==> inputs of trial 7 <==
Design top_module, start of the top module:
module top_module(
    input wire clk,
    input wire rst,
    input wire spi_mosi,
    input wire spi_cs_n,
    input wire mic_data_1,
    input wire mic_data_2,
    output wire [7:0] out,
    output wire pos,
    output wire neg
);
wire [7:0] addr;
wire [7:0] value;
wire wr_en = 1;
wire rd_en = 1;
wire [7:0] mem_out;
wire [7:0] decimation_ratio;
wire dec_data_1;
wire dec_data_2;
wire dec_clk;
wire [7:0] filter_length;
wire [7:0] filter_out;
wire [15:0] capture_reg;
wire dummy;
wire dummy2;
wire corr_dec_en;
assign addr = capture_reg[15:8];
assign value = capture_reg[7:0];
    spi_port u_spi_port(
        .clk(clk),
        .rst_n(!rst),
        .spi_clk(clk),
        .spi_mosi(spi_mosi),
        .spi_miso(dummy),
        .spi_cs_n(spi_cs_n),
        .capture_reg(capture_reg)
    );
    config_memory u_memory(
        .clk(clk),            
        .rst_n(!rst),          
        .addr(addr),     
        .data_in(value),  
        .wr_en(wr_en),          
        .rd_en(rd_en),          
        .data_out(mem_out) 
    );
    demux1to2 u_demux1to2(
        .clk(clk),
  ...
export LEC_CHECK = 0
export ABC_AREA = 1
export CAP_MARGIN = 20
export CORE_MARGIN = 2
export CORE_UTILIZATION = 72
export SLEW_MARGIN = 20
create_clock -name core_clock -period 3.06 [get_ports {clk}]
run.sh (not shown) runs the stock make flow with config.mk's settings and CLKGATE_MAP_FILE=.
==> inputs of build 69, as changes to trial 7 <==
- ABC_AREA: 1 -> unset
- CTS_CLUSTER_DIAMETER: unset -> 357
- CTS_CLUSTER_SIZE: unset -> 14
==> flow/constraint.sdc (replaced) <==
create_clock -name core_clock -period 2.94 [get_ports {clk}]
set_input_delay 0.5880 -clock core_clock [delete_from_list [all_inputs] [get_ports {clk}]]
set_output_delay 0.5880 -clock core_clock [all_outputs]
set_load 0.01 [all_outputs]
==> inputs of build 31, as changes to trial 7 <==
- ABC_AREA: 1 -> unset
- CTS_CLUSTER_DIAMETER: unset -> 89
- PLACE_DENSITY_LB_ADDON: unset -> 0.01
- SETUP_SLACK_MARGIN: unset -> 0.67
==> flow/constraint.sdc (replaced) <==
create_clock -name core_clock -period 2.87 [get_ports {clk}]
set_input_delay 0.5740 -clock core_clock [delete_from_list [all_inputs] [get_ports {clk}]]
set_output_delay 0.5740 -clock core_clock [all_outputs]
set_load 0.01 [all_outputs]
==> inputs of build 66, as changes to trial 7 <==
- ABC_AREA: 1 -> 0
- CORE_UTILIZATION: 72 -> 45
- MIN_ROUTING_LAYER: unset -> met1
- PLACE_DENSITY: unset -> 0.75
- TNS_END_PERCENT: unset -> 55
==> flow/constraint.sdc (replaced) <==
create_clock -name core_clock -period 6.95 [get_ports {clk}]
set_input_delay 1.3900 -clock core_clock [delete_from_list [all_inputs] [get_ports {clk}]]
set_output_delay 1.3900 -clock core_clock [all_outputs]
set_load 0.01 [all_outputs]
==> notes <==
Worst setup slack, highest first: build 66, trial 7, build 69, build 31.
Worst hold slack: build 69 < trial 7 < build 31 < build 66.
Final area: build 31 > build 69 > build 66 > trial 7.
Of trial 7 and build 69, build 69 has the higher wire length (gap about 0.37%, measured against build 69).
Build 31 finished but fails on negative setup slack. Build 66 completed with no timing, DRC or antenna violations. Build 69 ran to the end with violations: negative setup slack. Trial 7 produced a clean layout.
Power: build 66 < trial 7 < build 69 < build 31.
Between build 31 and build 66, the lower critical path depth is in build 66 (gap 2).
Via count: build 66 < build 69 < trial 7 < build 31.
Against build 66, the first-iteration DRC count of trial 7 is lower by 14%.
Die area: build 69 is smaller than build 66 (37%).

---

==> build 58 <==
==> flow/design.v <==
module spi_port (
    input wire clk,                
    input wire rst_n,              
    input wire spi_clk,           
    input wire spi_mosi,          
    output wire spi_miso,         
    input wire spi_cs_n,          
    output reg [15:0] capture_reg
);
    reg [15:0] shift_reg;          
    reg cs_n_prev;                 
    always @(posedge clk or negedge rst_n) begin
        if (!rst_n) begin
            shift_reg <= 16'b0;
            capture_reg <= 16'b0;
            cs_n_prev <= 1'b1;
        end else begin
            cs_n_prev <= spi_cs_n;
            if (!spi_cs_n) begin
                shift_reg <= {shift_reg[14:0], spi_mosi};
            end else if (cs_n_prev == 1'b0 && spi_cs_n == 1'b1) begin
                capture_reg <= shift_reg;
            end
        end
    end
    assign spi_miso = 1'b0;
    wire _unused_spi_clk = spi_clk;
endmodule
module config_memory #(
    parameter NUM_ADDRESSES = 8  
)(
    input wire clk,                    
    input wire rst_n,                  
    input wire [7:0] addr,             
    input wire [7:0] data_in,          
    input wire wr_en,                  
    input wire rd_en,                  
    output reg [7:0] data_out         
);
    reg [7:0] memory [0:NUM_ADDRESSES-1];  
    integer i;
    always @(posedge clk or negedge rst_n) begin
        if (!rst_n) begin
            for (i = 0; i < NUM_ADDRESSES; i = i + 1) begin
                memory[i] <= 8'b0;
            end
        end else if (wr_en && addr < NUM_ADDRESSES) begin
            memory[addr[2:0]] <= data_in;
        end
    end
    always @(posedge clk) begin
        if (rd_en) begin
            data_out <= (addr < NUM_ADDRESSES) ? memory[addr[2:0]] : 8'b0;
        end
    end
endmodule
module demux1to2 (
    input wire clk,                
    input wire rst_n,              
    input wire [7:0]sel,     
    input wire [7:0] d,            
    output wire [7:0] a,
    output wire [7:0] b            
);
    reg [7:0] a_hold;
    reg [7:0] b_hold;
    always @(posedge clk or negedge rst_n) begin
        if (!rst_n) begin
            a_hold <= 8'b0;
            b_hold <= 8'b0;
        end else begin
            case(sel)
                8'd0: a_hold <= d;
                8'd1: b_hold <= d;
                default: ;
            endcase
        end
    end
    assign a = (sel == 8'd0) ? d : a_hold;
    assign b = (sel == 8'd1) ? d : b_hold;
endmodule
module decimator (
    input wire clk,                
    input wire rst,                
    input wire [7:0] decimation_ratio,  
    input wire data,               
    output reg out,               
    output reg dec_clk            
);
    reg [7:0] counter;           
    always @(posedge clk or posedge rst) begin
        if (rst) begin
            counter <= 8'b0;
            out <= 1'b0;
            dec_clk <= 1'b0;
        end else begin
            if (decimation_ratio == 8'b1) begin
                out <= data;
            end else begin
                counter <= counter + 1;
                if (counter >= decimation_ratio-1) begin
                    counter <= 8'b0;
                    out <= data;
                    dec_clk <= ~dec_clk;
                end
            end
        end
    end
endmodule
module buffer #(
    parameter MAX_LENGTH = 256
)(
    input wire clk,             
    input wire rst,             
    input wire en,              
    input wire data_1,          
    input wire data_2,          
    input wire [7:0] length,    
    output reg [7:0] corr,      
    output reg pos,
    output reg neg
);
    reg [MAX_LENGTH-1:0] shift_reg_1;
    reg [MAX_LENGTH-1:0] shift_reg_2;
    reg [7:0] corr_neg;
    reg [7:0] corr_pos;
    integer i;
    always @(posedge clk or posedge rst) begin
        if (rst) begin
            shift_reg_1 <= {MAX_LENGTH{1'b0}};
            shift_reg_2 <= {MAX_LENGTH{1'b0}};
            pos <= 1'b0;
            neg <= 1'b0;
            corr <= 8'b0;
            corr_neg <= 8'b0;
            corr_pos <= 8'b0;
        end else if (en) begin
            shift_reg_1 <= {shift_reg_1[MAX_LENGTH-2:0], data_1};
            shift_reg_2 <= {shift_reg_2[MAX_LENGTH-2:0], data_2};
            corr <= corr + (data_1 ^ data_2) - (shift_reg_1[MAX_LENGTH - 1] ^ shift_reg_2[MAX_LENGTH - 1]) ;
            if (length > 1) begin
                corr_neg <= corr_neg + (shift_reg_1[0] ^ data_2) - (shift_reg_1[MAX_LENGTH - 1] ^ shift_reg_2[MAX_LENGTH - 2]);
                corr_pos <= corr_pos + (data_1 ^ shift_reg_2[0]) - (shift_reg_1[MAX_LENGTH - 2] ^ shift_reg_2[MAX_LENGTH - 1]);
            end
            if (corr_neg < corr_pos) begin
                neg <= 1'b1;
                pos <= 1'b0;
            end else if (corr_pos < corr_neg) begin
                pos <= 1'b1;
                neg <= 1'b0;
            end else begin
                pos <= 1'b0;
                neg <= 1'b0;
            end
        end
    end
endmodule
module top_module(
    input wire clk,
    input wire rst,
    input wire spi_mosi,
    input wire spi_cs_n,
    input wire mic_data_1,
    input wire mic_data_2,
    output wire [7:0] out,
    output wire pos,
    output wire neg
);
wire [7:0] addr;
wire [7:0] value;
wire wr_en = 1;
wire rd_en = 1;
wire [7:0] mem_out;
wire [7:0] decimation_ratio;
wire dec_data_1;
wire dec_data_2;
wire dec_clk;
wire [7:0] filter_length;
wire [7:0] filter_out;
wire [15:0] capture_reg;
wire dummy;
wire dummy2;
wire corr_dec_en;
assign addr = capture_reg[15:8];
assign value = capture_reg[7:0];
    spi_port u_spi_port(
        .clk(clk),
        .rst_n(!rst),
        .spi_clk(clk),
        .spi_mosi(spi_mosi),
        .spi_miso(dummy),
        .spi_cs_n(spi_cs_n),
        .capture_reg(capture_reg)
    );
    config_memory u_memory(
        .clk(clk),            
        .rst_n(!rst),          
        .addr(addr),     
        .data_in(value),  
        .wr_en(wr_en),          
        .rd_en(rd_en),          
        .data_out(mem_out) 
    );
    demux1to2 u_demux1to2(
        .clk(clk),
        .rst_n(!rst),
        .sel(addr),
        .d(mem_out),
        .a(decimation_ratio),  
        .b(filter_length)
    );
    decimator u_decimator_1(
        .clk(clk),              
        .rst(rst),              
        .decimation_ratio(decimation_ratio),
        .data(mic_data_1),             
        .out(dec_data_1),              
        .dec_clk(dec_clk)           
    );
    decimator u_decimator_2(
        .clk(clk),              
        .rst(rst),              
        .decimation_ratio(decimation_ratio),
        .data(mic_data_2),             
        .out(dec_data_2),              
        .dec_clk(dummy2)           
    );
    buffer u_buffer(
        .clk(clk),         
        .rst(rst),         
        .en(corr_dec_en),
        .data_1(dec_data_1),        
        .data_2(dec_data_2),        
        .length(filter_length),
        .corr(out),
        .pos(pos),
        .neg(neg)   
    );
reg dec_clk_q;
always @(posedge clk or posedge rst) begin
    if (rst) dec_clk_q <= 1'b0;
    else dec_clk_q <= dec_clk;
end
assign corr_dec_en = (decimation_ratio == 8'b1) | (dec_clk & ~dec_clk_q);
endmodule
==> flow/run.sh <==
#!/bin/bash
# the make line also repeats each setting of config.mk as NAME=value (left out here)
make -C /OpenROAD-flow-scripts/flow DESIGN_CONFIG=/design/flow/config.mk WORK_HOME=/design/flow/orfs CLKGATE_MAP_FILE= finish
==> flow/config.mk <==
export PLATFORM = sky130hd
export DESIGN_NAME = top_module
export DESIGN_NICKNAME = top_module
export VERILOG_FILES = /design/flow/design.v
export SDC_FILE = /design/flow/constraint.sdc
export NUM_CORES = 4
export LEC_CHECK = 0
export ABC_AREA = 1
export CAP_MARGIN = 20
export CORE_MARGIN = 2
export CORE_UTILIZATION = 72
export PLACE_DENSITY = 0.36
export SETUP_SLACK_MARGIN = 0.16
export SLEW_MARGIN = 20
==> flow/constraint.sdc <==
create_clock -name core_clock -period 2.85 [get_ports {clk}]
set_input_delay 0.5700 -clock core_clock [delete_from_list [all_inputs] [get_ports {clk}]]
set_output_delay 0.5700 -clock core_clock [all_outputs]
set_load 0.01 [all_outputs]
==> build 71 (differences from build 58) <==
--- a/flow/config.mk
+++ b/flow/config.mk
@@ -7,8 +7,11 @@
 export LEC_CHECK = 0
 export ABC_AREA = 1
 export CAP_MARGIN = 20
+export CORE_ASPECT_RATIO = 0.92
 export CORE_MARGIN = 2
 export CORE_UTILIZATION = 72
-export PLACE_DENSITY = 0.36
-export SETUP_SLACK_MARGIN = 0.16
+export CTS_CLUSTER_SIZE = 99
+export HOLD_SLACK_MARGIN = 0.27
+export PLACE_DENSITY = 0.35
+export SETUP_SLACK_MARGIN = 0.25
 export SLEW_MARGIN = 20
==> flow/constraint.sdc (replaced) <==
create_clock -name core_clock -period 2.82 [get_ports {clk}]
set_input_delay 0.5640 -clock core_clock [delete_from_list [all_inputs] [get_ports {clk}]]
set_output_delay 0.5640 -clock core_clock [all_outputs]
set_load 0.01 [all_outputs]
==> build 61 (differences from build 58) <==
--- a/flow/config.mk
+++ b/flow/config.mk
@@ -8,7 +8,9 @@
 export ABC_AREA = 1
 export CAP_MARGIN = 20
 export CORE_MARGIN = 2
-export CORE_UTILIZATION = 72
-export PLACE_DENSITY = 0.36
-export SETUP_SLACK_MARGIN = 0.16
+export CORE_UTILIZATION = 71
+export CTS_CLUSTER_DIAMETER = 231
+export CTS_CLUSTER_SIZE = 14
+export PLACE_DENSITY_LB_ADDON = 0.27
+export SETUP_SLACK_MARGIN = -0.3
 export SLEW_MARGIN = 20
==> flow/constraint.sdc (replaced) <==
create_clock -name core_clock -period 4.32 [get_ports {clk}]
set_input_delay 0.8640 -clock core_clock [delete_from_list [all_inputs] [get_ports {clk}]]
set_output_delay 0.8640 -clock core_clock [all_outputs]
set_load 0.01 [all_outputs]
==> ds_physical_params.txt <==
Physical design parameters

Parameter                              Value

Worst setup path
  Flop2flop setup slack .................. 160 ps
  Depth of the critical timing path with buffers and inverters included .................. 11

Layout
  Final cell count without fillers .................. 3716

Outcome
  Outcome .................. complete, no violations

GRT
  Met3 Usage GRT .................. 4.084%
# the run above: build 58

==> ds_physical_params.txt <==
Physical design parameters

Parameter                              Value

Outcome
  Outcome .................. complete, no violations

Power and ir drop
  Net switching power figure .................. 0.005978 W

Worst setup path
  Worst endpoint data arrival time .................. 4040 ps
  Flop2flop setup slack .................. 800 ps

GRT
  Met3 Usage GRT .................. 3.149%

Logic synthesis
  Top area cell types .................. sky130_fd_sc_hd__dfrtp_1 (61%), sky130_fd_sc_hd__nand2_1 (24%), sky130_fd_sc_hd__o21ai_0 (2.6%)
# the run above: build 61

==> ds_physical_params.txt <==
Physical design parameters

Parameter                              Value

Layout
  Final cell count without fillers .................. 3784

Outcome
  Layout Check Fail Reasons .............. negative setup slack
  Outcome .................. failed layout checks

STA
  Slack of the critical path .................. -69.81 ps
  Final setup fails .................. 20
# the run above: build 71


---

==> nickel <==
RTL: the design.v shown in full above, as it stands there.
export LEC_CHECK = 0
export CAP_MARGIN = 20
export CORE_MARGIN = 2
export CORE_UTILIZATION = 40
export SLEW_MARGIN = 20
create_clock -name core_clock -period 5.06 [get_ports {clk}]
==> ember: changes against nickel <==
--- a/flow/config.mk
+++ b/flow/config.mk
@@ -8,4 +8,10 @@
 export CAP_MARGIN = 20
-export CORE_MARGIN = 2
-export CORE_UTILIZATION = 40
-export SLEW_MARGIN = 20
+export CELL_PAD_IN_SITES_DETAIL_PLACEMENT = 2
+export CELL_PAD_IN_SITES_GLOBAL_PLACEMENT = 1
+export CORE_MARGIN = 9
+export CORE_UTILIZATION = 72
+export CTS_CLUSTER_SIZE = 11
+export GPL_ROUTABILITY_DRIVEN = 0
+export GPL_TIMING_DRIVEN = 0
+export SLEW_MARGIN = 25
+export TNS_END_PERCENT = 10
==> flow/constraint.sdc (replaced) <==
create_clock -name core_clock -period 3.68 [get_ports {clk}]
set_input_delay 0.7360 -clock core_clock [delete_from_list [all_inputs] [get_ports {clk}]]
set_output_delay 0.7360 -clock core_clock [all_outputs]
set_load 0.01 [all_outputs]
==> garnet: changes against nickel <==
--- a/flow/config.mk
+++ b/flow/config.mk
@@ -9,3 +9,5 @@
 export CORE_MARGIN = 2
-export CORE_UTILIZATION = 40
+export CORE_UTILIZATION = 72
+export PLACE_DENSITY_LB_ADDON = 0.01
+export SETUP_SLACK_MARGIN = 1.19
 export SLEW_MARGIN = 20
==> flow/constraint.sdc (replaced) <==
create_clock -name core_clock -period 4.12 [get_ports {clk}]
set_input_delay 0.8240 -clock core_clock [delete_from_list [all_inputs] [get_ports {clk}]]
set_output_delay 0.8240 -clock core_clock [all_outputs]
set_load 0.01 [all_outputs]
==> delta: changes against nickel <==
--- a/flow/config.mk
+++ b/flow/config.mk
@@ -9,3 +9,10 @@
 export CORE_MARGIN = 2
-export CORE_UTILIZATION = 40
+export CORE_UTILIZATION = 72
+export CTS_CLUSTER_DIAMETER = 355
+export CTS_CLUSTER_SIZE = 29
+export GPL_ROUTABILITY_DRIVEN = 0
+export MAX_ROUTING_LAYER = met5
+export MIN_ROUTING_LAYER = met1
+export PLACE_DENSITY_LB_ADDON = 0.01
+export SETUP_SLACK_MARGIN = 0.81
 export SLEW_MARGIN = 20
==> flow/constraint.sdc (replaced) <==
create_clock -name core_clock -period 2.81 [get_ports {clk}]
set_input_delay 0.5620 -clock core_clock [delete_from_list [all_inputs] [get_ports {clk}]]
set_output_delay 0.5620 -clock core_clock [all_outputs]
set_load 0.01 [all_outputs]
==> Changelog: implementation <==
### Changed

- Status: complete, no violations
- Nets: 2,962
- Flop share of the area: 0.5438
- Pwr/cell area: 546.0 nW/um^2
- Post-Route WL: roughly 47 mm
- Met3 Track Usage GR: 0.02362
- Num ports: 16
- FMAX: 228.8 MHz
- Final Hold Violation Tally: 0
the above is filed under nickel

==> Changelog: implementation <==
### Changed

- Status: complete, no violations
- Num ports: 16
- Pwr/cell area: 701.4 nW/um^2
- Nets: 2,992
- FMAX: 262.9 MHz
- Post-Route WL: between 50 and 60 mm
- Flop share of the area: 0.5430
- Final Hold Violation Tally: 0
- Met3 Track Usage GR: 0.04015
the above is filed under garnet

==> Changelog: implementation <==
### Implementation results

- Err: [ERROR GPL-0301] Utilization 103.763 % exceeds 100%.
- Simple share: 0.2399
- Synth warn: 7
- EDFF count, synth: 0
- Status: did not finish
- Failed at: global placement without I/O
- Share of flip-flops with an asynchronous set or reset: 0.9882
- FP Rows: 71
the above is filed under ember

==> Changelog: implementation <==
### Changed

- Status: finished with violations
- Failing Checks: setup timing
- Num ports: 16
- Met3 Track Usage GR: 0.03763
- Flop share of the area: 0.5209
- Setup slack after layout: -1.032 ns
- Final setup violation count: 552
- Post-synthesis compound-gate area fraction: 0.03274
- FMAX: 260.3 MHz
- Pwr/cell area: 1060 nW/um^2
- Clk_skew: 0.02238 ns
the above is filed under delta

Power and IR drop assume default switching activity.
